Setup of oak:
==> flow/design.v (excerpt) <==
module Hq2x #(parameter LENGTH = 16, parameter HALF_DEPTH = 1, parameter DWIDTH = HALF_DEPTH ? 11 : 23)
(
	input             clk,
	input             ce_in,
	input  [DWIDTH:0] inputpixel,
	input             mono,
	input             disable_hq2x,
	input             reset_frame,
	input             reset_line,
	input             ce_out,
	input       [1:0] read_y,
	input             hblank,
	output [DWIDTH:0] outpixel
);
For scale: ~7000 cells after synthesis, ~2800 flip-flops, roughly 34 I/O pins, about 120000 um2 of cells after synthesis.
Settings: LEC_CHECK=0, ABC_AREA=0, CAP_MARGIN=15, CELL_PAD_IN_SITES_DETAIL_PLACEMENT=2, CELL_PAD_IN_SITES_GLOBAL_PLACEMENT=0, CORE_ASPECT_RATIO=0.98, CORE_MARGIN=10, CORE_UTILIZATION=22, CTS_CLUSTER_DIAMETER=110, GPL_ROUTABILITY_DRIVEN=0, GPL_TIMING_DRIVEN=0, HOLD_SLACK_MARGIN=0.28, MAX_ROUTING_LAYER=met4, MIN_ROUTING_LAYER=met2, PLACE_DENSITY_LB_ADDON=0.15, SLEW_MARGIN=15, TNS_END_PERCENT=90; clock period 4.25 ns.
run.sh (not shown) runs the stock make flow with config.mk's settings and CLKGATE_MAP_FILE=.
oak: flow complete, layout not clean; failing: antenna violations, negative setup slack
--- input diff oak..pine ---
Settings: SLEW_MARGIN now 20, was 15; CAP_MARGIN now 0, was 15; MAX_ROUTING_LAYER no longer set, was met4; CORE_UTILIZATION now 56, was 22; CORE_ASPECT_RATIO no longer set, was 0.98; CELL_PAD_IN_SITES_GLOBAL_PLACEMENT no longer set, was 0; CTS_CLUSTER_DIAMETER now 260, was 110; CORE_MARGIN now 2, was 10; PLACE_DENSITY now 0.68, previously not set; PLACE_DENSITY_LB_ADDON no longer set, was 0.15; CELL_PAD_IN_SITES_DETAIL_PLACEMENT no longer set, was 2; ABC_AREA no longer set, was 0; GPL_TIMING_DRIVEN no longer set, was 0; TNS_END_PERCENT no longer set, was 90; HOLD_SLACK_MARGIN no longer set, was 0.28; the clock period (ns, I/O delays scaled along) now 6.98, was 4.25.
Findings:
- No stage failed in pine, and the final checks on the layout all came back clean.
- Looking at post-layout minimum cycle time, pine sits 300 ps higher than oak does.
- Between oak and pine, the flow reports wire length of the first global-routing pass decreasing by more than a quarter.
- The lower clock latency at the later pin of the worst-skew pair came out of pine.
Here is what was changed in the inputs of birch compared with pine.
Settings: GPL_ROUTABILITY_DRIVEN: 0 -> unset; PLACE_DENSITY: 0.68 -> 0.6; MIN_ROUTING_LAYER: met2 -> unset; CORE_UTILIZATION: 56 -> 70; CTS_CLUSTER_DIAMETER: 260 -> unset; CAP_MARGIN: 0 -> 20; the clock period (ns, I/O delays scaled along): 6.98 -> 5.4.
==> comparison <==
- The layout from birch, despite a flow that completed every stage, fails the layout checks, with the failing checks listed as negative setup slack.
- Taking pine as the reference, in birch worst clock skew on the final layout moved down, number of filler instances in the final layout shows a reduction of 46%, share of the cycle needed by the critical path after routing increased 16 points.
- Delta (birch minus pine): routed length on met1 has increased; number of instances resized during post-cts repair has increased.
- birch vs pine — cell count dropped slightly
Here is what was changed in the inputs of maple compared with birch.
Settings: CORE_UTILIZATION changed from 70 to 68; ABC_AREA newly set to 1; the clock period (ns, I/O delays scaled along) changed from 5.4 to 5.39.
==> results <==
- maple completed end to end; final checks failed (negative setup slack).
- STATUS run=birch STAGES=ALL_DONE FINAL_CHECKS=FAILED CAUSE=negative setup slack
- Origin of the worst setup path: blender.op[3] -> maple, blender.df_rule[1] -> birch
- The run showing the greater clock share of power is birch.
- A slowest cell on the critical path of sky130_fd_sc_hd__or4b_4 is what birch shows, while sky130_fd_sc_hd__fa_1 belongs to maple.
- Delta (maple minus birch): final area moved up, number of standard cells in the final layout excluding fillers moved up, worst setup timing slack at the placement stage moved up, footprint of the flip-flops and latches level.
- Relative to birch, number of global-route vias before repair has increased by 17% in maple.
- birch reports its main logic family after synthesis as multiplexers while maple reports AND-OR/OR-AND gates.
- Die area | maple > birch
- [diff] total power, maple relative to birch: regression
- Compared to birch, the router laid down more metal wire for maple.
- Cmp maple vs birch: flip-flop and latch share of the layout cell area lower in maple
- Number of setup buffers added after CTS: maple < birch
Power and IR drop assume default switching activity.
